==> trial 51: inputs <==
// seq_mult
module seq_mult(d, done, clk, a, b, go, reset);
  parameter n=32, log2n=5;
  output [2*n-1:0] d;
  output reg done;
	input clk;
	input [n-1:0] a, b;
	input go, reset;
	reg c;
	reg [n-1:0] p, q, m;
	reg [log2n:0]count;
	reg [n:0] sum;
	reg [log2n:0] count_n;
	always @(posedge clk, posedge reset)
		if(reset == 1) begin
			done <= 0;
		end
    else if(reset == 0) begin
			if(go) begin
				c <= 0;
        p <= 0;
				q <= a;
				m <= b;
				done <= 0;
				count <= n;
      end
			else if (!done) begin
				if (q[0] == 0) begin
					sum = 0 + p; 
				end
				else begin
					sum = m + p; 
				end
				{c,p,q} <= {sum,q} >> 1;
				count_n = count - 1;
				count <= count_n;
				if (count_n == 0) begin
					done <= 1;
				end
			end
		end
	assign d = {p,q};
endmodule
Settings: LEC_CHECK=0, ABC_AREA=1, CAP_MARGIN=10, CORE_MARGIN=2, CORE_UTILIZATION=72, GPL_TIMING_DRIVEN=1, MAX_ROUTING_LAYER=met5, MIN_ROUTING_LAYER=met1, PLACE_DENSITY=0.64, SETUP_SLACK_MARGIN=-0.06, SLEW_MARGIN=25, TNS_END_PERCENT=95; clock period 2.22 ns.
run.sh (not shown) runs the stock make flow with config.mk's settings and CLKGATE_MAP_FILE=.
==> trial 87 (differences from trial 51) <==
Settings changed: CAP_MARGIN 10 to 20, CORE_UTILIZATION 72 to 66, GPL_TIMING_DRIVEN 1 to not set, MAX_ROUTING_LAYER met5 to not set, MIN_ROUTING_LAYER met1 to not set, PLACE_DENSITY 0.64 to not set, PLACE_DENSITY_LB_ADDON set to 0.01, SETUP_SLACK_MARGIN -0.06 to not set, SLEW_MARGIN 25 to 20, TNS_END_PERCENT 95 to not set.
==> flow/constraint.sdc (replaced) <==
create_clock -name core_clock -period 2.36 [get_ports {clk}]
set_input_delay 0.4720 -clock core_clock [delete_from_list [all_inputs] [get_ports {clk}]]
set_output_delay 0.4720 -clock core_clock [all_outputs]
set_load 0.01 [all_outputs]
==> results <==
- Trial 87 reached the layout checks and failed them: negative setup slack. Trial 51 ended with an error in global routing, error DPL-0038.
- Between trial 51 and trial 87, the lower die size is in trial 51 (gap 8.0%, measured against trial 87).
- In synthesized cell count, trial 51 and trial 87 do not differ.
- Area after synthesis is the same in trial 51 and trial 87.

==> trial 36 <==
Starting RTL as in the previous note.
==> flow/design.v (excerpt) <==
module seq_mult(d, done, clk, a, b, go, reset);
  parameter n=32, log2n=5;
  output [2*n-1:0] d;
  output reg done;
	input clk;
	input [n-1:0] a, b;
	input go, reset;
	reg c;
	reg [n-1:0] p, q, m;
	reg [log2n:0]count;
	reg [n:0] sum;
	reg [log2n:0] count_n;
	always @(posedge clk, posedge reset)
		if(reset == 1) begin
			done <= 0;
		end
    else if(reset == 0) begin
			if(go) begin
				c <= 0;
        p <= 0;
				q <= a;
				m <= b;
				done <= 0;
				count <= n;
      end
			else if (!done) begin
				if (q[0] == 0) begin
					sum = 0 + p; 
				end
				else begin
					sum = m + p; 
				end
				{c,p,q} <= {sum,q} >> 1;
				count_n = count - 1;
				count <= count_n;
				if (count_n == 0) begin
					done <= 1;
				end
			end
		end
	assign d = {p,q};
endmodule
Settings: LEC_CHECK=0, CAP_MARGIN=20, CORE_MARGIN=2, CORE_UTILIZATION=72, CTS_CLUSTER_SIZE=24, PLACE_DENSITY_LB_ADDON=0.04, SETUP_SLACK_MARGIN=0.69, SLEW_MARGIN=20; clock period 2.3 ns.
==> inputs of trial 15, as changes to trial 36 <==
--- a/flow/config.mk
+++ b/flow/config.mk
@@ -9,6 +9,6 @@
 export CORE_MARGIN = 2
-export CORE_UTILIZATION = 72
-export CTS_CLUSTER_SIZE = 24
-export PLACE_DENSITY_LB_ADDON = 0.04
-export SETUP_SLACK_MARGIN = 0.69
+export CORE_UTILIZATION = 66
+export CTS_CLUSTER_DIAMETER = 354
+export CTS_CLUSTER_SIZE = 41
+export PLACE_DENSITY = 0.6
 export SLEW_MARGIN = 20
==> flow/constraint.sdc (replaced) <==
create_clock -name core_clock -period 3.1 [get_ports {clk}]
set_input_delay 0.6200 -clock core_clock [delete_from_list [all_inputs] [get_ports {clk}]]
set_output_delay 0.6200 -clock core_clock [all_outputs]
set_load 0.01 [all_outputs]
==> inputs of trial 32, as changes to trial 36 <==
--- a/flow/config.mk
+++ b/flow/config.mk
@@ -9,6 +9,6 @@
 export CORE_MARGIN = 2
-export CORE_UTILIZATION = 72
-export CTS_CLUSTER_SIZE = 24
-export PLACE_DENSITY_LB_ADDON = 0.04
-export SETUP_SLACK_MARGIN = 0.69
+export CORE_UTILIZATION = 66
+export CTS_CLUSTER_SIZE = 38
+export HOLD_SLACK_MARGIN = -0.09
+export PLACE_DENSITY = 0.6
 export SLEW_MARGIN = 20
==> flow/constraint.sdc (replaced) <==
create_clock -name core_clock -period 2.77 [get_ports {clk}]
set_input_delay 0.5540 -clock core_clock [delete_from_list [all_inputs] [get_ports {clk}]]
set_output_delay 0.5540 -clock core_clock [all_outputs]
set_load 0.01 [all_outputs]
==> results <==
item                                                                                trial 36                   trial 15                   trial 32
Post-layout worst setup margin                                                             -                     101 ps                   -59.4 ps
Port buffer count                                                                          -                        131                        131
Share of the core filled with cells                                                        -                      86.8%                      88.8%
Fin nets                                                                                   -                        727                        746
Status                                                                        did not finish             finished clean            failed layout checks
Stage where the flow stopped                                 global placement (3_3_place_gp)                          -                          -
Reasons for failing layout checks                                                          -                          -       negative setup slack
Cell with the biggest individual delay on the critical path                                -  sky130_fd_sc_hd__edfxtp_1  sky130_fd_sc_hd__edfxtp_1
Clk pwr                                                                                    -                   0.933 mW                   0.940 mW
Number of buffers outside the clock class in the layout                                    -                        140                        159
Amount of wire on met2 after detailed routing                                              -                    8410 um                    8970 um
Number of multi-input logic gates                                                          -                        360                        360
Number of gates on the worst path with buffers counted                                     -                          9                          9
Horizontal die dimension                                                             94.2 um                    98.2 um                    98.2 um
Worst-case clock skew                                                                      -                    6.47 ps                    11.2 ps
Worst Reg2Reg Path Length in Cells                                                         -                          9                          9
Global-route wire length before repair                                                     -                   26500 um                   27500 um
Placed Cells incl. Taps                                                                    -                        722                        736
Power figures rest on the tool's default switching activity, not on a simulated workload.
